==> design.v <==
module regfile(clock,raddr1,rout1,raddr2,rout2,wen,waddr,win);
    input clock;    
    input wen; 
    input [15:0] win;
    input [2:0] raddr1,raddr2;
    input [2:0] waddr;
    output [15:0] rout1,rout2;
    reg [15:0] ram[7:0];
    assign rout1 = ram[raddr1];
    assign rout2 = ram[raddr2];
    always @(posedge clock) 
    begin
        ram[0]<=16'b0;
        if (wen) 
        begin
            if(waddr!=0) ram[waddr]<= win;
        end
    end
endmodule
module fetch_module(clock,reset,brbus,inst,imem_addr,imem_data);
    input clock;
    input reset;
    input [17:0]brbus;
    output [11:0]imem_addr;  
    input [15:0]imem_data;   
    output [15:0]inst;  
    reg [15:0]inst;
    reg [15:0] pc;
    wire brbus_valid;  
    wire brbus_taken;  
    wire [15:0]brbus_offset;
    assign brbus_valid=brbus[17];
    assign brbus_taken=brbus[16];
    assign brbus_offset=brbus[15:0];
    wire [15:0]rom_out;
    assign imem_addr=pc[12:1];
    assign rom_out=imem_data;
    reg rom_en;
    always @(posedge clock) begin
        if(reset==1) begin
            rom_en<=0;
        end
        else begin
            rom_en<=1;
        end
    end
    always @(posedge clock) begin
        if(reset==1) begin
            pc<=0;
        end
        else if(brbus_taken==1) begin
            pc<=pc+brbus_offset;
        end
        else if(brbus_valid==1) begin
            pc<=pc+2;
        end
    end
    always @(posedge clock) begin
        if(reset==1) begin
            inst<=0;
        end
        else begin
            inst<=(rom_en==1)? rom_out:16'h0000;
        end
    end
endmodule  
module decode_module(clock,reset,inst,ex_dest,mem_dest,wb_dest,wbbus,brbus,idbus);
    input clock;
    input reset;
    input [15:0]inst;
    input [2:0] ex_dest,mem_dest,wb_dest;
    input [19:0]wbbus;
    output [55:0]idbus;
    reg [55:0] idbus;
    output [17:0]brbus;
    wire wbbus_valid;
    wire [2:0]wbbus_dest;
    wire [15:0]wbbus_value;
    reg idbus_valid;
    wire [3:0]idbus_op;
    wire [2:0]idbus_dest;
    wire [15:0]idbus_value1;
    wire [15:0]idbus_value2;
    wire [15:0]idbus_stvalue;
    reg brbus_valid;
    reg brbus_taken;
    reg [15:0]brbus_offset;
    assign wbbus_valid=wbbus[19];
    assign wbbus_dest=wbbus[18:16];
    assign wbbus_value=wbbus[15:0];
    reg [15:0] inst_save;
    reg inst_save_valid;
    always @(posedge clock) begin
        if(reset==1) begin
            inst_save<=0;
            inst_save_valid<=1'b0;
        end
        else begin
            if(brbus_valid==1) begin
                inst_save<=0;
                inst_save_valid<=1'b0;
            end
            else if(inst_save_valid==1'b0) begin
                inst_save<=inst;
                inst_save_valid<=1'b1;
            end
        end
    end
    reg [15:0] cur_inst;
    always @(*) begin
        if(inst_save_valid==0) begin
            cur_inst<=inst;
        end
        else begin
            cur_inst<=inst_save;
        end
    end
    reg [2:0]reg_rd_addr2;
    always @(*) begin
        if(cur_inst[15:12]==4'b1011) begin  
            reg_rd_addr2<=cur_inst[11:9];
        end
        else begin
            reg_rd_addr2<=cur_inst[5:3];
        end
    end
    regfile registers(.clock(clock),.raddr1(cur_inst[8:6]),.rout1(idbus_value1),.raddr2(reg_rd_addr2),
                .rout2(idbus_value2),.wen(wbbus_valid),.waddr(wbbus_dest),.win(wbbus_value));
    assign idbus_stvalue={{11{cur_inst[5]}},cur_inst[4:0]};
    assign idbus_op=cur_inst[15:12];
    assign idbus_dest=cur_inst[11:9];
    reg reset_over;
    always @(posedge clock) begin
        if(reset==1) begin
            reset_over<=0;
        end
        else begin
            reset_over<=1;
        end
    end
    always @(*) begin
        if(reset_over==1) begin
            brbus_valid<=1'b1;
        end
        else begin
            brbus_valid<=1'b0;
        end
        if((cur_inst[8:6]!=0)&&((cur_inst[8:6]==ex_dest)||(cur_inst[8:6]==mem_dest)||(cur_inst[8:6]==wb_dest))) begin
            brbus_valid<=1'b0;
        end
        if(cur_inst[15:14]!=4'b11) begin
            if((cur_inst[11:9]!=0)&&((cur_inst[11:9]==ex_dest)||(cur_inst[11:9]==mem_dest)||(cur_inst[11:9]==wb_dest))) begin
                brbus_valid<=1'b0;
            end
            if((cur_inst[15]==1'b0)||(cur_inst[15:12]==4'b1000)) begin
                if((cur_inst[5:3]!=0)&&((cur_inst[5:3]==ex_dest)||(cur_inst[5:3]==mem_dest)||(cur_inst[5:3]==wb_dest))) begin
                    brbus_valid<=1'b0;
                end
            end
        end
    end
    always @(*) begin
        brbus_taken<=1'b0;
        brbus_offset<=16'h0000;
        if(cur_inst[15:14]==2'b11) begin  
            if((cur_inst[8:6]==0)||((cur_inst[8:6]!=ex_dest)&&(cur_inst[8:6]!=mem_dest)&&(cur_inst[8:6]!=wb_dest))) begin
                case(cur_inst[10:9])
                    2'b00: begin  
                        if(idbus_value1==0) begin
                            brbus_taken<=1'b1;
                            brbus_offset<={{11{cur_inst[5]}},cur_inst[4:0]};
                        end
                    end
                    2'b01: begin  
                        if((idbus_value1[15]==0)&&(idbus_value1[14:0]!=0)) begin
                            brbus_taken<=1'b1;
                            brbus_offset<={{11{cur_inst[5]}},cur_inst[4:0]};
                        end
                    end
                    2'b10: begin  
                        if((idbus_value1[15]==1)||(idbus_value1==0)) begin
                            brbus_taken<=1'b1;
                            brbus_offset<={{11{cur_inst[5]}},cur_inst[4:0]};
                        end
                    end
                endcase
            end
        end
    end
    always @(posedge clock) begin
        if(reset==1) begin
            idbus_valid<=0;
        end
        else begin
            idbus_valid<=brbus_valid;
        end
    end
    assign brbus[17]=brbus_valid;
    assign brbus[16]=brbus_taken;
    assign brbus[15:0]=brbus_offset;
    always @(posedge clock) begin
        if(reset==1) begin
            idbus<=0;
        end
        else begin
            idbus[55]<=brbus_valid;
            idbus[54:51]<=idbus_op;
            idbus[50:48]<=idbus_dest;
            idbus[47:32]<=idbus_value1;
            idbus[31:16]<=idbus_value2;
            idbus[15:0]<=idbus_stvalue;
        end
    end
endmodule
module alu_module(clock,reset,idbus,exbus,ex_dest);
    input clock;
    input reset;
    input [55:0]idbus;
    output [39:0]exbus;
    reg [39:0]exbus;
    output [2:0]ex_dest;
    reg [2:0]ex_dest;
    wire idbus_valid;
    wire [3:0]idbus_op;
    wire [2:0]idbus_dest;
    wire [15:0]idbus_value1;
    wire [15:0]idbus_value2;
    wire [15:0]idbus_stvalue;
    reg exbus_valid;
    reg [3:0]exbus_op;
    reg [2:0]exbus_dest;
    reg [15:0]exbus_exresult;
    reg [15:0]exbus_stvalue;
    assign idbus_valid=idbus[55];
    assign idbus_op=idbus[54:51];
    assign idbus_dest=idbus[50:48];
    assign idbus_value1=idbus[47:32];
    assign idbus_value2=idbus[31:16];
    assign idbus_stvalue=idbus[15:0];
    always @(*) begin
        if(idbus_valid==1) begin
            ex_dest<=idbus_dest;
        end
        else begin
            ex_dest<=0;
        end
    end
    always @(*) begin
        exbus_valid<=0;
        exbus_op<=0;
        exbus_dest<=0;
        exbus_exresult<=16'h0000;
        exbus_stvalue<=16'h0000;
        if(idbus_valid==1'b1) begin
            exbus_valid<=1;
            exbus_op<=idbus_op;
            exbus_dest<=idbus_dest;
            case(idbus_op)
                4'b0001: begin  
                    exbus_exresult<=idbus_value1+idbus_value2;
                end
                4'b0010: begin  
                    exbus_exresult<=idbus_value1-idbus_value2;
                end
                4'b0011: begin  
                    exbus_exresult<=idbus_value1&idbus_value2;
                end
                4'b0100: begin  
                    exbus_exresult<=idbus_value1|idbus_value2;
                end
                4'b0101: begin  
                    exbus_exresult<=~idbus_value1;
                end
                4'b0110: begin  
                    exbus_exresult<=idbus_value1<<idbus_value2[3:0];
                end
                4'b0111: begin  
                    exbus_exresult<=(~(16'hffff>>idbus_value2[3:0]))|(idbus_value1>>idbus_value2[3:0]);
                end
                4'b1000: begin  
                    exbus_exresult<=idbus_value1>>idbus_value2[3:0];
                end
                4'b1001: begin  
                    exbus_exresult<=idbus_value1+idbus_stvalue;
                end
                4'b1010: begin  
                    exbus_exresult<=idbus_value1+idbus_stvalue;
                end
                4'b1011: begin  
                    exbus_exresult<=idbus_value1+idbus_stvalue;
                    exbus_stvalue<=idbus_value2;
                end
            endcase
        end
    end
    always @(posedge clock) begin
        if(reset==1) begin
            exbus<=0;
        end
        else begin
            exbus[39]<=exbus_valid;
            exbus[38:35]<=exbus_op;
            exbus[34:32]<=exbus_dest;
            exbus[31:16]<=exbus_exresult;
            exbus[15:0]<=exbus_stvalue;
        end
    end
endmodule 
module mem_module(clock,reset,exbus,membus,mem_dest,dmem_addr,dmem_we,dmem_wdata,dmem_rdata);
    input clock;
    input reset;
    output [11:0]dmem_addr;   
    output dmem_we;           
    output [15:0]dmem_wdata;  
    input [15:0]dmem_rdata;   
    input [39:0]exbus;
    output [39:0]membus;
    reg [39:0] membus;
    output [2:0]mem_dest;
    reg [2:0]mem_dest;
    wire exbus_valid;
    wire [3:0]exbus_op;
    wire [2:0]exbus_dest;
    wire [15:0]exbus_exresult;
    wire [15:0]exbus_stvalue;
    wire membus_valid;
    wire [3:0]membus_op;
    wire [2:0]membus_dest;
    wire [15:0]membus_exresult;
    wire [15:0]membus_memresult;
    assign exbus_valid=exbus[39];
    assign exbus_op=exbus[38:35];
    assign exbus_dest=exbus[34:32];
    assign exbus_exresult=exbus[31:16];
    assign exbus_stvalue=exbus[15:0];
    always @(*) begin
        if(exbus_valid==1) begin
            mem_dest<=exbus_dest;
        end
        else begin
            mem_dest<=0;
        end
end
    reg rd_wr;  
    always @(*) begin
        rd_wr<=0;
        if(exbus_op==4'b1011) begin  
            rd_wr<=1;
        end
    end
    assign membus_valid=exbus_valid;
    assign membus_op=exbus_op;
    assign membus_dest=exbus_dest;
    assign membus_exresult=exbus_exresult;
    assign dmem_addr=exbus_exresult[11:0];
    assign dmem_we=rd_wr;
    assign dmem_wdata=exbus_stvalue;
    assign membus_memresult=dmem_rdata;
    always @(posedge clock) begin
        if(reset==1) begin
            membus<=0;
        end
        else begin
            membus[39]<=membus_valid;
            membus[38:35]<=membus_op;
            membus[34:32]<=membus_dest;
            membus[31:16]<=membus_exresult;
            membus[15:0]<=membus_memresult;
        end
    end
endmodule 
module wb_module(clock,reset,membus,wbbus,wb_dest);
    input clock;
    input reset;
    input [39:0]membus;
    output [19:0]wbbus;
    reg [19:0]wbbus;
    output [2:0]wb_dest;
    reg [2:0]wb_dest;
    wire membus_valid;
    wire [3:0]membus_op;
    wire [2:0]membus_dest;
    wire [15:0]membus_exresult;
    wire [15:0]membus_memresult;
    reg wbbus_valid;
    reg [2:0]wbbus_dest;
    reg [15:0]wbbus_value;
    assign membus_valid=membus[39];
    assign membus_op=membus[38:35];
    assign membus_dest=membus[34:32];
    assign membus_exresult=membus[31:16];
    assign membus_memresult=membus[15:0];
    always @(*) begin
        if(membus_valid==1) begin
            wb_dest<=membus_dest;
        end
        else begin
            wb_dest<=0;
        end
    end
    always @(*) begin
        wbbus_valid<=0;
        wbbus_dest<=0;
        wbbus_value<=0;
        if(membus_valid==1) begin
            if((membus_op[3]==1'b0)||((membus_op[3:2]==2'b10)&&(membus_op[1:0]!=2'b11))) begin
                wbbus_valid<=1;
                wbbus_dest<=membus_dest;
                wbbus_value<=(membus_op[3:1]==3'b101)? membus_memresult:membus_exresult;
            end
        end
    end
    always @(*) begin
        wbbus[19]<=wbbus_valid;
        wbbus[18:16]<=wbbus_dest;
        wbbus[15:0]<=wbbus_value;
    end
endmodule
module cpu(clock,reset,imem_addr,imem_data,dmem_addr,dmem_we,dmem_wdata,dmem_rdata);
    input clock;
    input reset;
    output [11:0]imem_addr;
    input [15:0]imem_data;
    output [11:0]dmem_addr;
    output dmem_we;
    output [15:0]dmem_wdata;
    input [15:0]dmem_rdata;
    wire [17:0]brbus;
    wire [15:0]inst;
    wire [2:0] ex_dest,mem_dest,wb_dest;
    wire [19:0]wbbus;
    wire [55:0]idbus;
    wire [39:0]exbus;
    wire [39:0]membus;
    fetch_module fetch(.clock(clock),.reset(reset),.brbus(brbus),.inst(inst),.imem_addr(imem_addr),.imem_data(imem_data));
    decode_module decode(.clock(clock),.reset(reset),.inst(inst),.ex_dest(ex_dest),.mem_dest(mem_dest),
                        .wb_dest(wb_dest),.wbbus(wbbus),.brbus(brbus),.idbus(idbus));
    alu_module alu(.clock(clock),.reset(reset),.idbus(idbus),.exbus(exbus),.ex_dest(ex_dest));
    mem_module mem(.clock(clock),.reset(reset),.exbus(exbus),.membus(membus),.mem_dest(mem_dest),
                   .dmem_addr(dmem_addr),.dmem_we(dmem_we),.dmem_wdata(dmem_wdata),.dmem_rdata(dmem_rdata));
    wb_module wb(.clock(clock),.reset(reset),.membus(membus),.wbbus(wbbus),.wb_dest(wb_dest));
endmodule
==> run.sh <==
#!/bin/bash
# the make line also repeats each setting of config.mk as NAME=value (left out here)
make -C /OpenROAD-flow-scripts/flow DESIGN_CONFIG=/design/flow/config.mk WORK_HOME=/design/flow/orfs CLKGATE_MAP_FILE= finish
==> config.mk <==
export PLATFORM = sky130hd
export DESIGN_NAME = cpu
export DESIGN_NICKNAME = cpu
export VERILOG_FILES = /design/flow/design.v
export SDC_FILE = /design/flow/constraint.sdc
export NUM_CORES = 4
export LEC_CHECK = 0
export ABC_AREA = 1
export CAP_MARGIN = 20
export CORE_MARGIN = 2
export CORE_UTILIZATION = 68
export CTS_CLUSTER_SIZE = 97
export SLEW_MARGIN = 20
export TNS_END_PERCENT = 10
==> constraint.sdc <==
create_clock -name core_clock -period 2.98 [get_ports {clock}]
set_input_delay 0.5960 -clock core_clock [delete_from_list [all_inputs] [get_ports {clock}]]
set_output_delay 0.5960 -clock core_clock [all_outputs]
set_load 0.01 [all_outputs]
==> notes.md, run 1 <==
From the run reports.

- The horizontal extent of the die reads 159.3 um.
- The number of library cell types mapped by synthesis is about 57.
- The adder-cell share of the synthesized area is 0.02685.
- The number of levels the H-tree was split into is 1.
- In this run the clock root is driven by a sky130_fd_sc_hd__clkbuf_16.
- RePlAce ended its routability-driven mode at a weighted congestion of approximately 1.0.
- After floorplanning, the core was sized to cover roughly 24000 um^2.
- The area fraction in mux cells is 0.004272.
- The tool reported: "[ERROR GRT-0232] Routing congestion too high. Check the congestion heatmap in the GUI".
- The row count is 56.
- The simple logic cell fraction of the synthesized area is 0.2529.
- The largest buffer count on any clock path reads 3.
- The global routing report lists combined usage of all routing layers as 0.7893.
- The synthesized netlist cell count reads about 2200.
- The dominant register cell is sky130_fd_sc_hd__dfxtp_1.
- The synthesis-stage register bit count is 301.
- The Yosys step of the flow raised 6 warnings.
- According to the I/O placement log, the pin count is 75.
- Clock tree synthesis inserted a total of 30 buffers.
- The synthesis report lists the most area-consuming cells as sky130_fd_sc_hd__dfxtp_1, sky130_fd_sc_hd__edfxtp_1, sky130_fd_sc_hd__nand2_1, sky130_fd_sc_hd__inv_1, sky130_fd_sc_hd__nor2_1.
- The post-synthesis cell type with the largest instance count reads sky130_fd_sc_hd__nand2_1.
- The failing step reads global routing.
- The count of port buffers added during placement is 74.
- The compound-cell area share of the yosys netlist is 0.1401.
- Counting instances in the post-synthesis netlist gives the leading cell types as sky130_fd_sc_hd__nand2_1, sky130_fd_sc_hd__inv_1, sky130_fd_sc_hd__nor2_1.
- After synthesis, the chip area reported by Yosys is 16400 um^2.
- According to the dpl log, the detail-placed design has an HPWL of ~40 mm.
- Yosys stat counts approximately 2200 cells in the synthesized netlist.
- The share of the core filled by cells before placement is 0.6967.
- The run stopped with a tool error.
- The global-route congestion overflow total reads 58.
- The clock sink total reads between 300 and 400.
- The cell taking the most area after synthesis is sky130_fd_sc_hd__dfxtp_1.
- The count of flip-flops with a built-in enable after synthesis is between 100 and 150.
- The main logic family after synthesis reads simple AND/OR/NAND/NOR gates.
- The share of synthesized area in the top cell type comes to 0.2307.
- The number of placed instances with taps included reads 2665.
- The sequential-to-total area share from yosys stat is 0.4357.
- The area of the mapped netlist reads between 15000 and 20000 um^2.
- The mean area per synthesized cell reads ~7.5 um^2.
- Counting flops with an async set or reset pin after synthesis yields a share of 0.
- The hold-fix buffer count after cts reads 0.
- The y dimension of the die is ~160 um.
- The full die area reads 25380 um^2.
- The xor and xnor area share after synthesis reads 0.02670.
==> per-layer routing <==
metal / track usage / GRT overflow
met4: 0.7893 / 28
met3: 0.6577 / 1
met2: 0.9263 / 25
met1: 0.8041 / 2
met5: 0.2689 / 2
==> timing repair <==
item                       CTS
pin swaps                   33
resized                     77
hold endpoints to repair     0
cloned                       4
setup buffers               30
setup endpoints to repair   32
==> per-stage QoR <==
step                setup WS [ps]  hold WS (ps)  TNS (ps)  cell area, um^2
floorplan                  -250.3         388.3     -2390            16590
global placement           -564.2         402.8     -8007            18670
detailed placement         -759.6         404.3    -12090            18670
CTS                        -650.1         419.4     -8982            20360
==> inputs of run 2 (changes only) <==
- CELL_PAD_IN_SITES_DETAIL_PLACEMENT: default -> 0
- CORE_UTILIZATION: 68 -> 66
- CTS_CLUSTER_DIAMETER: default -> 31
- CTS_CLUSTER_SIZE: 97 -> 90
- GPL_ROUTABILITY_DRIVEN: default -> 1
- GPL_TIMING_DRIVEN: default -> 1
- HOLD_SLACK_MARGIN: default -> 0.18
- SETUP_SLACK_MARGIN: default -> -0.25
- TNS_END_PERCENT: 10 -> 55
- clock period: 2.98 -> 4.21 ns (I/O delays scaled with it)
==> run 2 against run 1 <==
Net effect: now fails the layout checks on negative setup slack; synthesized cell count did not move; area after synthesis did not move; die area rose by 3.0%.
==> notes.md, run 2 <==
Implementation numbers.

- The flow ran to the end, but the layout failed its checks.
- The run did not pass the layout checks because of negative setup slack.
- The detail-routed via count per cell reads between 6 and 7.
- The main logic family after synthesis reads simple AND/OR/NAND/NOR gates.
- The power report attributes to the clock group a share of 0.471.
- The script parses the final routing iteration and logs DRC violations as 0.
- The path type of the worst setup path is register to register.
- The post-layout worst setup margin reads -369.5 ps.
- The final wirelength reads 58.13 mm.
- The total clock buffers created by CTS reads 51.
- The max-slew violation count is 0.
- The clock passes through at most 3 buffers.
- The power density normalized to cell area is 455.3 nW/um^2.
- The overall power after layout is ~0.0088 W.
- The pin count of the biggest net entering global routing is roughly 130.
- The maximum operating frequency is 0.2184 GHz.
- The compound-cell area share of the yosys netlist reads 0.1401.
- Of the total power, combinational logic draws 0.163.
- The count of instantiated cells in the yosys netlist is 2185.
- The synthesis-stage register bit count is about 300.
- The worst setup skew after layout is 37.16 ps.
- The critical hold path startpoint reads alu.exbus[30]$_SDFF_PP0_.
- The worst hold-check path type reads register to register.
- The number of antenna cells inserted reads 0.
- The final timing report derives a shortest allowable period of 4580 ps.
- The I/O pin count is 75.
- The global-route congestion overflow total reads 0.
- The buffers plus inverters on the worst setup path reads 5.
- The power in sequential cells is 0.00322 W.
- The sequential-to-total area share from yosys stat reads 0.4357.
- The number of levels the H-tree was split into reads 2.
- The y dimension of the die reads between 150 and 200 um.
- The last element of the critical path reads fetch.pc[6]$_SDFFE_PP0P_.
- The number of cells on the critical path is 27.
- The dominant register cell reads sky130_fd_sc_hd__dfxtp_1.
- The pin closest to its max-slew limit shows a slew of just over 900 ps.
- The number of setup violations in the final report reads 8.
- The internal cell power reads 0.006061 W.
- The fraction of synthesis flops using an asynchronous set or reset pin reads 0.
- Of the post-synthesis cell area, the part taken by muxes is 0.004272.
- The total vias in the final route is approximately 17000.
- The final-stage net count is 2327.
- The area of the mapped netlist reads 16400 um^2.
- The pre-CTS setup slack reads -137.1 ps.
- The static leakage is 8.424 nW.
- The beginning of the worst register-to-register path reads decode.inst_save_valid$_SDFF_PP0_.
- Per the OpenROAD floorplan log, the area of the core is between 20000 and 25000 um^2.
- During synthesis, Yosys emitted a total of 6 warnings.
- The global placer's final weighted congestion reads ~1.0.
- The adder-cell share of the synthesized area is 0.02685.
- The number of maximum-capacitance violations is 0.
- The number of optimization iterations in the first detailed-route pass is 11.
- Per the slew report, the remaining headroom to the max-slew limit stands at 0.3967.
- The insertion delay of the later-clocked pin in the worst-skew pair is 570 ps.
- The combinational-cell power consumption is 0.00143 W.
- The placement report lists the number of port buffers as ~74.
- Per the synthesis report, the simple-gate share of the synthesized area is 0.2529.
- The finished layout holds 2626 standard cells, fillers aside.
- In the synthesized netlist, the number of instances is 2185.
- The clock input transition at the sequential cells of the worst setup and hold paths is 60 ps.
- The signed area change from the synthesized netlist to the final layout reads 17.75%.
- The summed negative setup slack over all endpoints is -1793 ps.
- By area the synthesized netlist is led by sky130_fd_sc_hd__dfxtp_1, sky130_fd_sc_hd__edfxtp_1, sky130_fd_sc_hd__nand2_1, sky130_fd_sc_hd__inv_1, sky130_fd_sc_hd__nor2_1.
- The commonest cells after synthesis are sky130_fd_sc_hd__nand2_1, sky130_fd_sc_hd__inv_1, sky130_fd_sc_hd__nor2_1.
- The remaining antenna violation count is 0.
- The final-layout worst hold slack is 409.4 ps.
- Per the final timing report, the hold violations number 0.
- The kind of cell adding the most delay to the critical path reads simple AND/OR/NAND/NOR gates.
- The power dissipated in the clock network is 0.00415 W.
- The number of DRC markers after the initial detailed-route iteration reads roughly 2800.
- Yosys mapped a number of flops with a built-in enable equal to between 100 and 150.
- The critical path's largest stage delay reads ~470 ps.
- TritonCTS built the clock tree.
- STA reports a reg2reg setup slack of -370 ps.
- The hold path depth reads 2.
- Of the total power, registers draw 0.366.
- The number of antenna violations at the first check in global routing reads 1.
- In the hold report, the worst path ends at mem.membus[30]$_SDFF_PP0_.
- Counting distinct cell types in the post-synthesis netlist gives between 50 and 60.
- The routed wire length per instance reads roughly 22 um.
- The xor and xnor area share after synthesis is 0.02670.
- The switching portion of total power comes to 0.3106.
- The critical path arrival is about 5100 ps.
- The worst setup path startpoint is decode.inst_save_valid$_SDFF_PP0_.
- The post-synthesis cell type with the largest instance count reads sky130_fd_sc_hd__nand2_1.
- The share of the core filled by cells before placement reads 0.6725.
- The clock sink total is 301.
- The logic depth of the worst register-to-register path reads 27.
- The first global-routing pass estimated between 80 and 90 mm of wire.
- The worst register-to-register path ends at fetch.pc[6]$_SDFFE_PP0P_.
- Dividing the final minimum period by the clock period gives 1.088.
- The die is 161.6 um wide.
- The kind of capture point of the worst setup path is a register.
- The heaviest power group is the clock network.
- The aggregate global-route resource usage is 0.4211.
- The area share of the largest cell type after synthesis is 0.2307.
- In this run the VDD rail shows a maximum IR drop of 375.5 uV.
- The full die area reads 26130 um^2.
- The maximum fanout along the worst path reads 26.
- The number of placed instances, taps included, is 2525.
- The category of the worst setup path launch point is a register.
- The row count reads around 57.
- The cell with the biggest individual delay on the critical path is sky130_fd_sc_hd__fa_1.
- The OpenROAD warning count reads 32.
- The net switching power is 0.002731 W.
- The most frequent cell on the critical path reads sky130_fd_sc_hd__nand2_1.
- Detailed placement ended at an HPWL of 36.80 mm.
- For reference, the post-synthesis area per instance comes to 7.507 um^2.
- The chip area line in the Yosys stat output reads ~16000 um^2.
- The clock tree root driver cell reads sky130_fd_sc_hd__clkbuf_16.
- The number of global-route vias before repair reads 15834.
- The endpoint required time on the critical path reads 4700 ps.
- The biggest area contributor in the post-synthesis netlist is sky130_fd_sc_hd__dfxtp_1.
## run 2: stage by stage
step / cell area (um^2) / utilization
after floorplan: 16460 / -
after global placement: 17420 / 0.7144
after detailed placement: 17420 / 0.7144
after CTS: 19160 / 0.7857
after global routing: 19310 / 0.7918
final: 19310 / 0.7918
## run 2: area by class of cell
type	instances	area, um^2
flip-flops and latches	301	7147
well taps	324	405.4
clock inverters	41	386.6
fillers	1599	5077
inverters	293	1105
clock buffers	55	1354
multi-input cells	1465	7516
repair buffers	147	1400
## run 2: routing by layer
metal / vias to the layer above / routed length (um) / track usage
li1: 7292 / - / -
met1: 7598 / 20580 / 0.5349
met2: 1500 / 25610 / 0.6717
met3: 399 / 8230 / 0.1014
met4: 0 / 3706 / 0.2184
met5: - / 0 / 0
## run 2: what timing repair did
action	CTS	global route
endpoints found under the setup margin	0	9
setup buffers	0	3
hold endpoints to repair	0	0
resized	0	17
hold buffers	0	0
==> inputs of run 3 (changes only) <==
- ABC_AREA: 1 -> default
- CAP_MARGIN: 20 -> 0
- CELL_PAD_IN_SITES_DETAIL_PLACEMENT: 0 -> 2
- CORE_ASPECT_RATIO: default -> 0.86
- CORE_MARGIN: 2 -> 10
- CORE_UTILIZATION: 66 -> 28
- CTS_CLUSTER_DIAMETER: 31 -> default
- CTS_CLUSTER_SIZE: 90 -> 39
- GPL_ROUTABILITY_DRIVEN: 1 -> default
- GPL_TIMING_DRIVEN: 1 -> default
- HOLD_SLACK_MARGIN: 0.18 -> default
- MIN_ROUTING_LAYER: default -> met1
- PLACE_DENSITY_LB_ADDON: default -> 0.29
- SETUP_SLACK_MARGIN: -0.25 -> 0.13
- TNS_END_PERCENT: 55 -> 5
- clock period: 4.21 -> 4.04 ns (I/O delays scaled with it)
==> run 3 against run 2 <==
Net effect: the layout still fails its checks (negative setup slack); register-to-register slack lost 810 ps; clock skew shrank 13 ps; hold slack gained 42 ps; via count shrank 20%; count of clock-buffer cells in the layout shrank 5; die area grew to 2.5 times the previous value; sequential power grew 3%; non-clock buffer count grew 97; clock power shrank 14%; sequential share of layout area shrank 1.0 points; maximum frequency shrank 12%.
==> notes.md, run 3 <==
Implementation numbers.

- The flow ran to the end, but the layout failed its checks.
- The checks that failed: negative setup slack.
- The count of flip-flops with a built-in enable after synthesis is approximately 110.
- The endpoint required time on the critical path is approximately 4500 ps.
- The critical path's largest stage delay reads around 430 ps.
- The internal cell power is between 0.005 and 0.006 W.
- The clock network power share is 0.438.
- The combinational-cell power consumption is 0.00125 W.
- The number of fill cells in the layout is 5939.
- The logic depth of the worst register-to-register path reads 21.
- The I/O pin count is around 75.
- Averaged over all synthesized cells, the footprint is 9.921 um^2.
- The area of the mapped netlist is between 15000 and 20000 um^2.
- The number of setup violations in the final report reads 11.
- For this run, the chip area from Yosys synthesis comes to 15750 um^2.
- The post-layout worst setup margin is -1181 ps.
- The horizontal extent of the die reads 275.7 um.
- The worst hold-check path type reads register to register.
- Looking at the clock tree report, the maximum root-to-sink buffer count equals 3.
- The heaviest power group reads the clock network.
- The routed design ends up with an antenna cell count of 0.
- In this run the worst setup path terminates at fetch.pc[12]$_SDFFE_PP0P_.
- The routed metal-1 wire length is 26.89 mm.
- TritonCTS created 37 clock buffers.
- The post-synthesis cell type with the largest instance count reads sky130_fd_sc_hd__nor2_1.
- The y dimension of the die is ~240 um.
- The setup slack on the worst flop-to-flop path reads -1180 ps.
- The cell taking the most area after synthesis reads sky130_fd_sc_hd__dfxtp_1.
- The violation tally recorded at the end of detailed-routing iteration 0 is 1084.
- The stage logs contain a warning count of 31.
- Logged for this run, the post-placement worst setup slack is -1538 ps.
- The switching share of power is 0.2776.
- In the detailed route, the total length drawn on met3 is 3.119 mm.
- Once synthesis finished, the tally of register bits stood at 301.
- The fraction of synthesis flops using an asynchronous set or reset pin is 0.
- In this run the VDD rail shows a maximum IR drop of just over 300 uV.
- The part of the power in combinational logic is 0.155.
- The clock input transition at the sequential cells of the worst setup and hold paths is 60 ps.
- The beginning of the worst register-to-register path reads decode.inst_save_valid$_SDFF_PP0_.
- For the worst setup path, the data arrival time is 5650 ps.
- The end of the worst register-to-register path reads fetch.pc[12]$_SDFFE_PP0P_.
- Across all checked pins, the minimum headroom to the slew limit is 0.3523.
- The final wirelength reads 62.15 mm.
- The clock sink total reads 301.
- The final period demand of the worst path is ~5200 ps.
- The length of routed met2 wiring reads 30.03 mm.
- The signed area change from the synthesized netlist to the final layout reads 26.21%.
- The static leakage is 7.546 nW.
- The hold violation count in the final report reads 0.
- The final timing summary puts the cycle share of the worst path at 1.292.
- The wire length of the first global-routing pass is 93.82 mm.
- Power comes to 0.008114 W.
- The power report attributes to the sequential group a share of 0.407.
- In this run the worst path has a maximum fanout of 7.
- The total vias in the final route reads 13478.
- The number of maximum-capacitance violations is 0.
- In the floorplan report the effective utilization is 0.2834.
- The kind of capture point of the worst setup path is a register.
- After synthesis, the design contains 1587 cells according to Yosys.
- The detail-routed via count per cell is 5.357.
- Looking at the critical path, the single cell with the biggest stage delay is sky130_fd_sc_hd__mux2_2.
- The worst setup path is of the register to register kind.
- The remaining antenna violation count reads 0.
- The number of global-route vias before repair reads 14911.
- The hold-critical path endpoint is mem.membus[28]$_SDFF_PP0_.
- The adder-cell share of the synthesized area is 0.02797.
- The pin count of the biggest net entering global routing is about 77.
- The aggregate global-route resource usage reads 0.1843.
- The number of optimization iterations in the first detailed-route pass is 8.
- Across the routed clock network, the largest skew measured is between 20 and 25 ps.
- The hold path depth is 1.
- The critical hold path startpoint reads alu.exbus[28]$_SDFF_PP0_.
- The number of antenna violations at the first check in global routing reads 5.
- The area share of the largest cell type after synthesis is 0.2403.
- The sequential-to-total area share from yosys stat is 0.4539.
- The global placer's final weighted congestion is between 0.9 and 1.
- In this run the worst setup path begins at decode.inst_save_valid$_SDFF_PP0_.
- STA classifies the critical path startpoint as a register.
- The half-perimeter wire length after placement reads between 40 and 50 mm.
- The maximum operating frequency reads approximately 0.19 GHz.
- The clock tree root driver cell reads sky130_fd_sc_hd__clkbuf_16.
- Of the total synthesized cell area, the portion taken by AND-OR and OR-AND cells is 0.1554.
- The portion of synthesized area spent on multiplexers is 0.1215.
- In this run, the synthesized area fraction spent on and/or/nand/nor cells is recorded as 0.1605.
- The residual DRC count is 0.
- Setup repair after global routing could not meet its margin everywhere.
- The number of library cell types mapped by synthesis reads 76.
- The routed wire length per instance reads 24.70 um.
- The most used flip-flop cell after synthesis is sky130_fd_sc_hd__dfxtp_1.
- For this design, the CTS-stage hold fixing added 0 buffers.
- The power dissipated in the clock network is roughly 0.0036 W.
- Global routing finished with a remaining overflow of 0.
- By count the netlist is led by sky130_fd_sc_hd__nor2_1, sky130_fd_sc_hd__dfxtp_1, sky130_fd_sc_hd__edfxtp_1.
- The kind of cell adding the most delay to the critical path is multiplexers.
- The final-stage net count reads 1818.
- The net switching power is roughly 0.0023 W.
- The number of cells on the critical path is 21.
- In the synthesized netlist, the dominant kind of combinational cell is simple AND/OR/NAND/NOR gates.
- Together, buffers and inverters on the worst path number 2.
- The number of levels the H-tree was split into is 2.
- The skew report gives the latency at the later pin of the worst-skew pair as 570 ps.
- In this run the power density over the cells is 408.3 nW/um^2.
- The power in sequential cells reads 0.00331 W.
- Of the total synthesized cell area, the portion taken by XOR and XNOR cells is 0.02893.
- The critical path goes through buf_4 -> mux2_2 -> mux4_2 -> mux2i_4 -> nand3_2 -> nor4_4 -> buf_4 -> mux2i_4 -> and2_4 -> nor2_2 -> ha_2 -> fa_2 -> a21oi_4 -> o21ai_2 -> and2_4 -> o41ai_4 -> o21ai_2 -> o41ai_2 -> xor2_1 -> a211o_1 -> o211ai_2.
- The top routing layer in use is met5.
- The max-slew violation count is 0.
- The row count reads 80.
- TritonCTS built the clock tree.
- After technology mapping, the gate count stands at 1587.
- The main area contributors are sky130_fd_sc_hd__dfxtp_1, sky130_fd_sc_hd__edfxtp_1, sky130_fd_sc_hd__mux4_2, sky130_fd_sc_hd__mux2i_1, sky130_fd_sc_hd__nor2_1.
- The full die area is 66150 um^2.
- The slew at the pin closest to its max-slew limit reads 971.5 ps.
- The count of port buffers added during placement is 74.
- Per the OpenROAD floorplan log, the area of the core is 55550 um^2.
- The number of warnings reported in the yosys synthesis log reads 6.
- The utilization after layout is 0.3577.
==> run 3: cell type report <==
class                           count  area [um^2]  share of cell area
Multi-Input combinational cell   1142         8242              0.4147
Clock buffer                       50         1112             0.05598
Timing Repair Buffer              244         2161              0.1087
Tap cell                          738        923.4             0.04647
Sequential cell                   301         7154              0.3600
Inverter                           24        90.09            0.004533
Clock inverter                     17        188.9            0.009508
==> run 3: per-layer routing <==
| layer | vias to the layer above | track usage |
|---|---|---|
| li1 | 6071 | - |
| met2 | 371 | 0.3133 |
| met1 | 6914 | 0.2309 |
| met3 | 118 | 0.03059 |
| met4 | 4 | 0.06878 |
| met5 | - | 0 |
==> run 3: per-stage QoR <==
step / hold WS, ps / instances / TNS, ps / cell area (um^2)
2_1_floorplan: 413.8 / 1602 / -3166 / 15850
4_1_cts: 459.6 / 2515 / -5160 / 19750
6_report: 451.6 / 2516 / -7365 / 19870
3_5_place_dp: 435.7 / 2436 / -11260 / 18150
3_3_place_gp: 439.0 / 2435 / -8594 / 18140
5_1_grt: 471.2 / 2516 / -9961 / 19870
==> run 3: timing repair <==
action	4_1_cts	5_1_grt
pin swaps	23	9
gates resized	51	30
setup buffers	11	1
gates cloned	1	0
setup endpoints to repair	18	18
==> inputs of run 4 (changes only) <==
- ABC_AREA: default -> 1
- CAP_MARGIN: 0 -> 20
- CELL_PAD_IN_SITES_DETAIL_PLACEMENT: 2 -> 1
- CELL_PAD_IN_SITES_GLOBAL_PLACEMENT: default -> 2
- CORE_ASPECT_RATIO: 0.86 -> default
- CORE_MARGIN: 10 -> 2
- CORE_UTILIZATION: 28 -> 40
- CTS_CLUSTER_SIZE: 39 -> default
- GPL_ROUTABILITY_DRIVEN: default -> 0
- GPL_TIMING_DRIVEN: default -> 0
- MAX_ROUTING_LAYER: default -> met5
- PLACE_DENSITY_LB_ADDON: 0.29 -> default
- SETUP_SLACK_MARGIN: 0.13 -> 0.24
- SLEW_MARGIN: 20 -> 35
- TNS_END_PERCENT: 5 -> default
- clock period: 4.04 -> 10.1 ns (I/O delays scaled with it)
==> run 4 against run 3 <==
Net effect: final cell count rose by 15%; worst setup slack improved by 5700 ps; highest routed layer is now met4; critical endpoint is now alu.exbus[29]$_SDFF_PP0_; maximum frequency is 6.9% lower; routed wire length grew 7.9%; sequential power decreased by about 60%; clock power fell by 62%; combinational power down 51%; die area decreased by 36%; non-clock buffer count fell by 19; the run now finishes clean; utilization is 12 points higher; largest cell class unchanged; hold slack worse by 29 ps.
==> notes.md, run 4 <==
Implementation numbers.

- The global-route congestion overflow total is 0.
- The number of warnings reported in the yosys synthesis log reads 6.
- The synthesis area per yosys reads 16400 um^2.
- The residual DRC count reads 0.
- The last element of the critical path reads alu.exbus[29]$_SDFF_PP0_.
- The sequential share of power reads 0.407.
- The xor and xnor area share after synthesis reads 0.02670.
- The I/O pin count is 75.
- The kind of capture point of the worst setup path reads a register.
- The area fraction in mux cells reads 0.004272.
- After routing, the total negative slack on setup checks comes to 0 ps.
- The switching component of the power was reported as approximately 0.001 W.
- The core region is approximately 41000 um^2.
- The clock sink total reads 301.
- The pre-CTS setup slack is around 4700 ps.
- The maximum fanout along the worst path reads 10.
- Per the layout report, the design carries ~5000 filler cells.
- Per the synthesis report, the AND-OR/OR-AND share of the synthesized area is 0.1401.
- On the worst path, the slowest cell contributes a delay of 610 ps.
- The run finished with no timing, DRC or antenna violations.
- The number of antenna violations at the first check in global routing was 0.
- The full die area is 42640 um^2.
- The number of global-route vias before repair reads 16134.
- After clock tree synthesis, the repair step resized 0 gates.
- The category of the worst setup path launch point reads a register.
- Per the OpenROAD timing report, the critical path contains 19 cells.
- The total vias in the final route reads 15876.
- The total clock buffers created by CTS is 37.
- The report gives the cell count of the worst hold path as 2.
- The synthesized netlist cell count is 2185.
- The mapped netlist covers 16400 um^2.
- The half-perimeter wire length after placement reads 50.82 mm.
- The number of library cell types mapped by synthesis reads 57.
- The static leakage is 8.294 nW.
- The signed area change from the synthesized netlist to the final layout reads 17.76%.
- The cell taking the most area after synthesis reads sky130_fd_sc_hd__dfxtp_1.
- The worst setup path startpoint is decode.idbus[17]$_SDFF_PP0_.
- The post-synthesis cell type with the largest instance count reads sky130_fd_sc_hd__nand2_1.
- The synthesis-stage register bit count is 301.
- At the worst endpoint, the arrival time is 5990 ps.
- The hold violation count in the final report is 0.
- The fraction of synthesis flops using an asynchronous set or reset pin reads 0.
- The final period demand of the worst path reads 5608 ps.
- From left edge to right edge, the die measures just over 200 um.
- The share of the core filled by cells before placement reads 0.4035.
- The max-slew check reports its worst relative slack as 0.3761.
- The mean area per synthesized cell is 7.507 um^2.
- The remaining antenna violation count reads 0.
- In the CTS report, the clock slew at the register clock pins of the worst setup and hold paths is listed as ~60 ps.
- The worst hold-check path type reads register to register.
- Buffers added to address setup during post-CTS repair amount to 0.
- Per the synthesis report, the adder-cell share of the synthesized area is 0.02685.
- Sequential cells consume a total of ~0.0013 W.
- The logic depth of the worst register-to-register path is 19.
- The endpoint required time on the critical path is around 10000 ps.
- The worst setup skew after layout is 27.72 ps.
- The final-stage net count is between 2000 and 2500.
- The worst-case IR drop observed on VDD is about 120 uV.
- Looking at the cell usage after synthesis, the top flip-flop cell is sky130_fd_sc_hd__dfxtp_1.
- The number of maximum-capacitance violations is 0.
- The clock tree root driver cell is sky130_fd_sc_hd__clkbuf_16.
- Per report_power, the top consumer among the power groups is registers.
- The number of levels the H-tree was split into reads 2.
- The detail-routed via count per cell reads 5.509.
- The number of setup violations in the final report reads 0.
- Setup repair after global routing left no endpoint under its margin.
- By area the synthesized netlist is led by sky130_fd_sc_hd__dfxtp_1, sky130_fd_sc_hd__edfxtp_1, sky130_fd_sc_hd__nand2_1, sky130_fd_sc_hd__inv_1, sky130_fd_sc_hd__nor2_1.
- The setup path with the least slack is of type register to register.
- The commonest cells after synthesis are sky130_fd_sc_hd__nand2_1, sky130_fd_sc_hd__inv_1, sky130_fd_sc_hd__nor2_1.
- The count of flip-flops with a built-in enable after synthesis is 112.
- The cell with the biggest individual delay on the critical path is sky130_fd_sc_hd__nor3_1.
- The largest buffer count on any clock path reads 3.
- The internal cell power reads 0.002268 W.
- Per the Yosys statistics, synthesis produced ~2200 cells.
- The main logic family after synthesis reads simple AND/OR/NAND/NOR gates.
- Hold analysis lists the worst path endpoint as mem.membus[28]$_SDFF_PP0_.
- The final-layout worst hold slack is 422.5 ps.
- The number of optimization iterations in the first detailed-route pass is 5.
- The end of the worst register-to-register path reads alu.exbus[29]$_SDFF_PP0_.
- The OpenROAD warning count is 30.
- The pin count of the biggest net entering global routing reads 15.
- The first routing iteration left 1345 violations.
- Summed over all routing layers, the global router reports a total usage of 0.3194.
- The initialized floorplan defines 74 standard-cell rows.
- The beginning of the worst register-to-register path reads decode.idbus[17]$_SDFF_PP0_.
- The y dimension of the die is 206.5 um.
- TritonCTS built the clock tree.
- The power report attributes to the clock group a share of 0.406.
- The buffers plus inverters on the worst setup path is 4.
- Per the detail_route report, routed wire per instance is 23.27 um.
- The wire length of the first global-routing pass is 99.84 mm.
- The routed design ends up with an antenna cell count of 0.
- After layout, the worst setup slack is 4492 ps.
- The count of port buffers added during placement reads about 74.
- The max-slew violation count reads 0.
- The power density normalized to cell area reads 170.2 nW/um^2.
- The switching share of power is 0.3103.
- Of the total power, combinational logic draws 0.187.
- The final wirelength is 67.07 mm.
- The kind of cell adding the most delay to the critical path reads AND-OR/OR-AND gates.
- Summed over all combinational cells, the power is 0.000613 W.
- The hold-fix buffer count after cts reads 0.
- In this run, the synthesized area fraction spent on and/or/nand/nor cells is recorded as 0.2529.
- Based on the critical path, the design can be clocked at up to 0.1783 GHz.
- The area share of the largest cell type after synthesis reads 0.2307.
- The slew at the pin closest to its max-slew limit is 935.8 ps.
- The power dissipated in the clock network is approximately 0.0013 W.
- Counting stages on the worst path, the most repeated cell is sky130_fd_sc_hd__a21oi_1.
- Post-route period utilization is reported as 0.5552.
- The worst-case reg-to-reg setup slack stands at between 4000 and 5000 ps.
- The insertion delay of the later-clocked pin in the worst-skew pair is around 560 ps.
- Listed in order, past its start point the critical path passes inv_1 -> clkbuf_1 -> buf_1 -> ha_1 -> inv_1 -> nor3_1 -> nor3_1 -> a211oi_1 -> a21oi_1 -> ha_1 -> a21oi_1 -> o211ai_1 -> a21oi_1 -> o21ai_0 -> a21boi_0 -> nor2_1 -> nor2_1 -> nand2_1 -> a21oi_1.
- The critical hold path startpoint is alu.exbus[28]$_SDFF_PP0_.
- Per Yosys stat, the portion of area used by sequential elements is 0.4357.
==> run 4: layout make-up <==
cell class	instances	area (um^2)	area share
multi-input cells	1465	7511	0.3889
flip-flops and latches	301	7147	0.3700
inverters	293	1100	0.05694
clock buffers	52	1055	0.05461
repair buffers	84	928.4	0.04807
plain buffers	141	759.5	0.03932
well taps	532	665.6	0.03446
clock inverters	14	148.9	0.007709
==> run 4: layer usage <==
metal / global-route usage / wire length (um) / vias to the layer above / part of all wire
met5: 0 / 0 / - / 0
met4: 0.1309 / 2909 / 0 / 0.043
met3: 0.06638 / 5328 / 150 / 0.079
met2: 0.4973 / 29330 / 666 / 0.44
met1: 0.4307 / 29510 / 7650 / 0.44
li1: - / - / 7410 / -
==> run 4: per-stage QoR <==
step	instance area, um^2	cells	util	total power (W)
floorplan	16460	2200	-	0.001718
global placement	17860	2806	0.4395	0.001956
detailed placement	18110	2816	0.4455	0.001962
CTS	19310	2882	0.4752	0.003291
global route	19310	2882	0.4752	0.003412
finish	19310	2882	0.4752	0.003288
==> inputs of run 5 (changes only) <==
- ABC_AREA: 1 -> default
- CAP_MARGIN: 20 -> 0
- CELL_PAD_IN_SITES_DETAIL_PLACEMENT: 1 -> default
- CELL_PAD_IN_SITES_GLOBAL_PLACEMENT: 2 -> default
- CORE_UTILIZATION: 40 -> 72
- CTS_CLUSTER_DIAMETER: default -> 28
- CTS_CLUSTER_SIZE: default -> 81
- GPL_ROUTABILITY_DRIVEN: 0 -> default
- GPL_TIMING_DRIVEN: 0 -> default
- HOLD_SLACK_MARGIN: default -> -0.09
- MAX_ROUTING_LAYER: met5 -> default
- MIN_ROUTING_LAYER: met1 -> default
- PLACE_DENSITY_LB_ADDON: default -> 0.11
- SETUP_SLACK_MARGIN: 0.24 -> 1.24
- SLEW_MARGIN: 35 -> 5
- TNS_END_PERCENT: default -> 5
- clock period: 10.1 -> 4.32 ns (I/O delays scaled with it)
==> run 5 against run 4 <==
Net effect: synthesized cell count decreased by 27%; area after synthesis is 4.0% lower; die area down 46%; the flow now stops in global routing.
==> notes.md, run 5 <==
From the run reports.

- Per Yosys stat, the portion of area used by sequential elements is 0.4539.
- The half-perimeter wire length after placement reads 32.40 mm.
- The commonest cells after synthesis are sky130_fd_sc_hd__nor2_1, sky130_fd_sc_hd__dfxtp_1, sky130_fd_sc_hd__edfxtp_1.
- The synthesis report lists the most area-consuming cells as sky130_fd_sc_hd__dfxtp_1, sky130_fd_sc_hd__edfxtp_1, sky130_fd_sc_hd__mux4_2, sky130_fd_sc_hd__mux2i_1, sky130_fd_sc_hd__nor2_1.
- The clock sink total reads 301.
- The synthesis-stage register bit count is 301.
- The standard cell core area reads 21620 um^2.
- The aggregate global-route resource usage reads 0.8274.
- The I/O pin count reads 75.
- The adder-cell share of the synthesized area is 0.02797.
- The horizontal extent of the die is 151.9 um.
- The fraction of synthesis flops using an asynchronous set or reset pin reads 0.
- The synthesis area per yosys is 15750 um^2.
- The share of the core filled by cells before placement is 0.7282.
- The total clock buffers created by CTS reads 57.
- Global routing finished with a remaining overflow of about 150.
- After its last routability iteration, the placer logged a weighted congestion of roughly 1.0.
- The compound-cell area share of the yosys netlist is 0.1554.
- The xor and xnor area share after synthesis is 0.02893.
- During placement, the flow inserted port buffers numbering 74.
- In the synthesized netlist the dominant register cell turns out to be sky130_fd_sc_hd__dfxtp_1.
- The first error in the log reads "[ERROR GRT-0232] Routing congestion too high. Check the congestion heatmap in the GUI".
- The flow halted during global routing.
- The pre-CTS setup slack is -689.9 ps.
- The die covers 23070 um^2.
- The area of the mapped netlist is 15750 um^2.
- The simple logic cell fraction of the synthesized area reads 0.1605.
- The portion of synthesized area spent on multiplexers is 0.1215.
- Sorting the Yosys area breakdown by cell type puts at the top sky130_fd_sc_hd__dfxtp_1.
- In this run the clock root is driven by a sky130_fd_sc_hd__clkbuf_16.
- The count of flip-flops with a built-in enable after synthesis reads 112.
- The main logic family after synthesis reads simple AND/OR/NAND/NOR gates.
- The post-synthesis cell type with the largest instance count reads sky130_fd_sc_hd__nor2_1.
- No sink is reached through more buffers than the 3 on the longest clock path.
- The number of warnings reported in the yosys synthesis log reads 6.
- The area share of the largest cell type after synthesis reads 0.2403.
- The number of levels the H-tree was split into reads 2.
- The count of instantiated cells in the yosys netlist reads 1587.
- The run stopped with a tool error.
- From bottom edge to top edge, the die measures 151.9 um.
- The synthesized netlist contains 76 unique library cells.
- After technology mapping, the gate count stands at 1587.
- The mean area per synthesized cell is 9.921 um^2.
- The row count is 54.
run 5: per-layer routing:
layer | global-route usage | overflow
met5 | 0.3168 | 2
met4 | 0.8830 | 73
met3 | 0.6728 | 0
met2 | 0.9665 | 75
met1 | 0.8304 | 1
run 5: what timing repair did:
item                                    in CTS
setup buffers                               24
cloned                                       2
pin swaps                                   50
endpoints found under the setup margin      59
gates resized                              141
hold buffers                                 0
run 5: metrics by stage:
step	area, um^2	std cells	hold slack [ps]	total power, W	util
after detailed placement	17240	1936	425.8	0.004110	0.7975
after global placement	17240	1936	417.4	0.004086	0.7975
after floorplan	15850	1602	413.8	0.003769	-
after CTS	20030	2070	448.9	0.008735	0.9265
==> inputs of run 6 (changes only) <==
- CAP_MARGIN: 0 -> 20
- CTS_CLUSTER_DIAMETER: 28 -> default
- CTS_CLUSTER_SIZE: 81 -> default
- HOLD_SLACK_MARGIN: -0.09 -> default
- PLACE_DENSITY: default -> 0.78
- PLACE_DENSITY_LB_ADDON: 0.11 -> default
- SETUP_SLACK_MARGIN: 1.24 -> default
- SLEW_MARGIN: 5 -> 20
- TNS_END_PERCENT: 5 -> default
- clock period: 4.32 -> 4.71 ns (I/O delays scaled with it)
==> run 6 against run 5 <==
Net effect: now fails the layout checks on negative setup slack; area after synthesis did not move; synthesized cell count unchanged; die area stayed put.
==> notes.md, run 6 <==
Implementation numbers.

- The number of DRC markers after the initial detailed-route iteration reads about 2400.
- The most frequent cell on the critical path is sky130_fd_sc_hd__buf_6.
- The simple logic cell fraction of the synthesized area is 0.1605.
- The number of fill cells in the layout is 1009.
- The largest buffer count on any clock path is 3.
- The half-perimeter wire length after placement is 32.78 mm.
- Antenna repair during routing inserted a diode count of 0.
- The skew report gives the latency at the later pin of the worst-skew pair as 610 ps.
- The detail-routed via count per cell reads 7.266.
- The worst ir drop on vdd is 479.7 uV.
- Setup slack on the worst reg-to-reg path comes out at -590 ps.
- The synthesis area per yosys reads around 16000 um^2.
- The remaining antenna violation count is 0.
- The flow ran to the end, but the layout failed its checks.
- Listed in order, past its start point the critical path passes buf_6 -> nor2_1 -> o21ai_0 -> o211ai_1 -> a21oi_1 -> nand4_1 -> nor4_4 -> buf_4 -> mux2i_4 -> and2_4 -> buf_6 -> buf_6 -> nor2_1 -> ha_1 -> o21a_1 -> and2_4 -> o41ai_4 -> o21ai_2 -> o41ai_2 -> xor2_1 -> a211o_1 -> o211ai_2.
- Ranked by instance count, the synthesized netlist is headed by sky130_fd_sc_hd__nor2_1, sky130_fd_sc_hd__dfxtp_1, sky130_fd_sc_hd__edfxtp_1.
- The hold violation count in the final report reads 0.
- The count of instantiated cells in the yosys netlist reads approximately 1600.
- The count of port buffers added during placement is ~74.
- The power in sequential cells is 0.00285 W.
- The number of library cell types mapped by synthesis reads 76.
- In this run the most critical hold path is launched from alu.exbus[31]$_SDFF_PP0_.
- The adder-cell share of the synthesized area is 0.02797.
- The hold-critical path endpoint is mem.membus[31]$_SDFF_PP0_.
- The global routing report lists combined usage of all routing layers as 0.4438.
- The buffers plus inverters on the worst setup path is 4.
- The main logic family after synthesis reads simple AND/OR/NAND/NOR gates.
- At the end of the flow the core is filled with cells to 0.8660.
- Yosys reported a register bit count of 301.
- The wire length of the first global-routing pass is 79.54 mm.
- The OpenROAD warning count reads 35.
- The clock tree root driver cell is sky130_fd_sc_hd__clkbuf_16.
- The most critical setup path has its startpoint at decode.inst_save_valid$_SDFF_PP0_.
- The area of the mapped netlist reads 15750 um^2.
- The last element of the critical path is fetch.pc[12]$_SDFFE_PP0P_.
- The routed wire length per instance reads 27.57 um.
- The combinational-cell power consumption is between 0.0009 and 0.001 W.
- The die is 151.9 um wide.
- The area share of the largest cell type after synthesis is 0.2403.
- The hold-fix buffer count after cts is 0.
- The kind of capture point of the worst setup path is a register.
- The cell with the biggest individual delay on the critical path is sky130_fd_sc_hd__nor2_1.
- Yosys instantiated no cell more often than sky130_fd_sc_hd__nor2_1.
- The beginning of the worst register-to-register path reads decode.inst_save_valid$_SDFF_PP0_.
- The number of cells on the worst reg-to-reg path is 22.
- The clock network power share is 0.395.
- Measured against its own limit, the worst slew margin works out to 0.1917.
- The share of the core filled by cells before placement is 0.7282.
- Leaving out buffers and inverters, the combinational logic in the layout accounts for 8227 um^2.
- The final layout contains between 1500 and 2000 nets.
- The checks that failed were negative setup slack.
- The maximum operating frequency reads between 0.15 and 0.2 GHz.
- The post-layout worst setup margin reads -585.8 ps.
- Of the synthesized area, sequential elements account for 0.4539.
- The TritonCTS clock tree is done.
- The number of cells on the critical path reads 22.
- Per the timing report, the most critical flop-to-flop path finishes at fetch.pc[12]$_SDFFE_PP0P_.
- The path type of the worst setup path reads register to register.
- The report lists the power per cell area as about 340 nW/um^2.
- The fraction of synthesis flops using an asynchronous set or reset pin is 0.
- The mean area per synthesized cell reads approximately 10 um^2.
- In this run, the synthesized area fraction spent on xor and xnor cells is recorded as 0.02893.
- The internal cell power reads between 0.004 and 0.005 W.
- The clock sink total is ~300.
- The number of antenna violations at the first check in global routing is 0.
- The row count is 54.
- The global-route congestion overflow total reads 0.
- At the pin with the least slew margin, the transition time is about 1200 ps.
- The critical path's largest stage delay reads 850 ps.
- The overall power after layout reads about 0.0064 W.
- Looking at the cell usage after synthesis, the top flip-flop cell is sky130_fd_sc_hd__dfxtp_1.
- The I/O pin count is 75.
- The hold path depth is 1.
- The maximum fanout along the worst path reads 10.
- For this run, the number of Yosys warnings is 6.
- The post-layout period usage of the worst path reads 1.124.
- The full die area reads approximately 23000 um^2.
- The y dimension of the die is 151.9 um.
- The heaviest power group is registers.
- The total clock buffers created by CTS is 30.
- The area taken by flip-flops and latches reads a little over 7000 um^2.
- Summed over the clock group, the power is 0.00251 W.
- The compound-cell area share of the yosys netlist is 0.1554.
- The critical path arrival reads 5740 ps.
- The standard cell core area is ~22000 um^2.
- The signed area change from the synthesized netlist to the final layout is 18.92%.
- The number of optimization iterations in the first detailed-route pass reads 8.
- The sequential share of power is 0.448.
- The number of maximum-capacitance violations is 0.
- The final wirelength is ~55 mm.
- The endpoint required time on the critical path is approximately 5200 ps.
- The worst setup skew after layout is 65.59 ps.
- The max-slew violation count reads 0.
- The analysis attributes to cell leakage a power of ~7.2 nW.
- The area fraction in mux cells reads 0.1215.
- The pin count of the biggest net entering global routing reads 102.
- Clock-pin slew was measured on the worst setup and hold paths at 70 ps.
- The final period demand of the worst path is around 5300 ps.
- The number of setup violations in the final report reads 8.
- Setup repair after global routing could not meet its margin everywhere.
- Of the total power, combinational logic draws 0.157.
- STA classifies the critical path startpoint as a register.
- For this design the total switching power over the nets is 0.001786 W.
- The cell taking the most area after synthesis is sky130_fd_sc_hd__dfxtp_1.
- The residual DRC count reads 0.
- Yosys attributes the largest share of cell area to sky130_fd_sc_hd__dfxtp_1, sky130_fd_sc_hd__edfxtp_1, sky130_fd_sc_hd__mux4_2, sky130_fd_sc_hd__mux2i_1, sky130_fd_sc_hd__nor2_1.
- The global placer's final weighted congestion is 1.024.
- After technology mapping, the gate count stands at 1587.
- The number of global-route vias before repair is roughly 14000.
- Yosys mapped a number of flops with a built-in enable equal to ~110.
- The kind of cell adding the most delay to the critical path is AND-OR/OR-AND gates.
- The number of levels the H-tree was split into reads 1.
- The switching share of power reads 0.2811.
- The total vias in the final route reads 14540.
- The worst hold-check path type is register to register.
-- run 6: metrics by stage --
step           setup slack, ps  hold WS, ps  setup TNS, ps  cells  cell area (um^2)
2_1_floorplan           -203.8        413.8         -203.8   1602             15850
3_3_place_gp            -242.3        416.2         -418.1   1919             17140
3_5_place_dp            -462.5        425.4          -1663   1919             17140
4_1_cts                 -191.8        441.4         -310.3   1989             18470
5_1_grt                 -683.0        458.6          -2712   2001             18720
6_report                -585.8        439.1          -2151   2001             18720
-- run 6: repair_timing --
item | CTS | global route
gates cloned | 1 | 0
hold endpoints to repair | 0 | 0
pin swaps | 25 | 23
gates resized | 44 | 28
setup buffers | 13 | 10
endpoints found under the setup margin | 7 | 8
-- run 6: layer usage --
layer  GRT usage  wire, um  vias up
met2      0.6969     24050     1489
met1      0.5614     18460     6641
met5           0         0        -
li1            -         -     5973
met4      0.2777      5017        0
met3      0.1010      7634      437
-- run 6: layout make-up --
cell class | instances | share of cell area
well taps | 280 | 0.01871
clock buffers | 38 | 0.04557
repair buffers | 198 | 0.09923
multi-input cells | 1142 | 0.4394
clock inverters | 18 | 0.01016
flip-flops and latches | 301 | 0.3820
inverters | 24 | 0.005012
==> inputs of run 7 (changes only) <==
- CORE_UTILIZATION: 72 -> 65
- CTS_CLUSTER_SIZE: default -> 100
- PLACE_DENSITY: 0.78 -> default
- clock period: 4.71 -> 5.72 ns (I/O delays scaled with it)
==> run 7 against run 6 <==
Net effect: now clean on timing, DRC and antenna; hold slack improved by 11 ps; synthesized cell count unchanged; total power decreased by 22%; final cell count decreased by 1.5%; sequential power decreased by 18%; utilization decreased by 12 points; maximum frequency decreased by 4.7%; die area increased by 10%; sequential share of layout area increased by 2.1 points; routed wire length decreased by 18%.
==> notes.md, run 7 <==
Implementation numbers.

- Counting instances in the post-synthesis netlist gives the leading cell types as sky130_fd_sc_hd__nor2_1, sky130_fd_sc_hd__dfxtp_1, sky130_fd_sc_hd__edfxtp_1.
- The share of total power dissipated in the clock network is 0.388.
- The cell-mix breakdown from Yosys lists the simple-gate area share as 0.1605.
- The total vias in the final route is 12890.
- The number of global-route vias before repair is around 12000.
- The combinational-cell power consumption reads ~0.00070 W.
- The post-layout worst setup margin is 162.3 ps.
- The maximum fanout along the worst path is 17.
- Summed over all routing layers, the global router reports a total usage of 0.3499.
- Per the placement report, the placed cell count is 1907.
- The flow reports an fmax of 0.1799 GHz.
- The first TritonRoute pass finished after 8 iterations.
- The critical path arrival is between 6000 and 7000 ps.
- The mean area per synthesized cell reads 9.921 um^2.
- The area taken by flip-flops and latches reads 7147 um^2.
- The critical path's largest stage delay reads 480 ps.
- Antenna repair during routing inserted a diode count of 0.
- In the synthesized netlist the async set-or-reset flop fraction comes to 0.
- In the post-synthesis netlist, the cell with the most instances is sky130_fd_sc_hd__nor2_1.
- The number of levels the H-tree was split into reads 1.
- TritonRoute reported its final design rule violation total as 0.
- The synthesis area per yosys is 15750 um^2.
- The largest buffer count on any clock path reads 3.
- The max-slew check reports its worst relative slack as 0.2469.
- The I/O pin count reads 75.
- The setup slack on the worst flop-to-flop path reads 160 ps.
- The standard cell core area is around 24000 um^2.
- The worst hold-check path type is register to register.
- The synthesized netlist cell count reads 1587.
- The buffers plus inverters on the worst setup path reads 2.
- The kind of cell adding the most delay to the critical path reads AND-OR/OR-AND gates.
- Per the detail_route report, routed wire per instance is 22.91 um.
- Max-cap violations in this run came to 0.
- The dominant register cell reads sky130_fd_sc_hd__dfxtp_1.
- STA classifies the critical path endpoint as a register.
- The number of warnings reported in the yosys synthesis log reads 6.
- Measured against the total synthesized area, the mux share comes to 0.1215.
- The global placer's final weighted congestion is 1.035.
- The logic depth of the worst register-to-register path is 21.
- The worst setup path startpoint is decode.inst_save_valid$_SDFF_PP0_.
- Timing analysis after detailed placement gives a worst setup slack of between 30 and 40 ps.
- The OpenROAD warning count reads 30.
- The cell taking the most area after synthesis reads sky130_fd_sc_hd__dfxtp_1.
- The insertion delay of the later-clocked pin in the worst-skew pair reads about 560 ps.
- The worst ir drop on vdd reads 291.1 uV.
- The end of the worst register-to-register path is fetch.pc[12]$_SDFFE_PP0P_.
- The number of cells on the critical path is 21.
- The internal portion of the total power is 0.003637 W.
- The full die area is 25480 um^2.
- The area of the mapped netlist reads 15750 um^2.
- STA lists the startpoint of the worst hold path as alu.exbus[28]$_SDFF_PP0_.
- The number of antenna violations at the first check in global routing is 0.
- The half-perimeter wire length after placement reads 31.07 mm.
- The total clock buffers created by CTS reads 30.
- The beginning of the worst register-to-register path reads decode.inst_save_valid$_SDFF_PP0_.
- The end-of-flow timing check tallies setup violations at 0.
- The summed negative setup slack over all endpoints is 0 ps.
- Counting every sink on the clock net gives 301.
- In this run, the synthesized area fraction spent on xor and xnor cells is recorded as 0.02893.
- The total overflow left after global routing is 0.
- The flow ran to the end and the layout has no timing, DRC or antenna violations.
- The power report puts the leakage power at 6.686 nW.
- The y dimension of the die is 159.6 um.
- The horizontal extent of the die reads ~160 um.
- The main area contributors are sky130_fd_sc_hd__dfxtp_1, sky130_fd_sc_hd__edfxtp_1, sky130_fd_sc_hd__mux4_2, sky130_fd_sc_hd__mux2i_1, sky130_fd_sc_hd__nor2_1.
- The remaining antenna violation count is 0.
- In the final report, the number of hold violations comes to 0.
- The area share of the largest cell type after synthesis reads 0.2403.
- The share of the core filled by cells before placement is 0.6668.
- Looking at the group totals, the largest power group turns out to be registers.
## run 7: stage by stage
stage / util / hold slack [ps] / area (um^2)
6_report: 0.7506 / 450.2 / 17720
5_1_grt: 0.7506 / 462.7 / 17720
4_1_cts: 0.7468 / 451.0 / 17630
3_5_place_dp: 0.7058 / 433.0 / 16660
3_3_place_gp: 0.7058 / 433.7 / 16660
2_1_floorplan: - / 413.8 / 15800
## run 7: metal layers
metal,vias up,track usage,share of wire
met5,-,0,0
met4,0,0.1426,0.048
met3,132,0.05818,0.10
met2,778,0.5488,0.45
met1,6158,0.4876,0.40
li1,5822,-,-
## run 7: what timing repair did
action                     CTS  global route
setup buffers                0             6
setup endpoints to repair    0             2
gates resized                0             5
## run 7: final cells by class
type / instances / area share
clock buffer: 41 / 0.04582
clock inverter: 15 / 0.008825
timing repair buffer: 129 / 0.06608
tap: 319 / 0.02252
sequential: 301 / 0.4032
inverter: 24 / 0.005083
multi-input combinational: 1141 / 0.4484
Power is estimated from default activity; no workload was simulated.
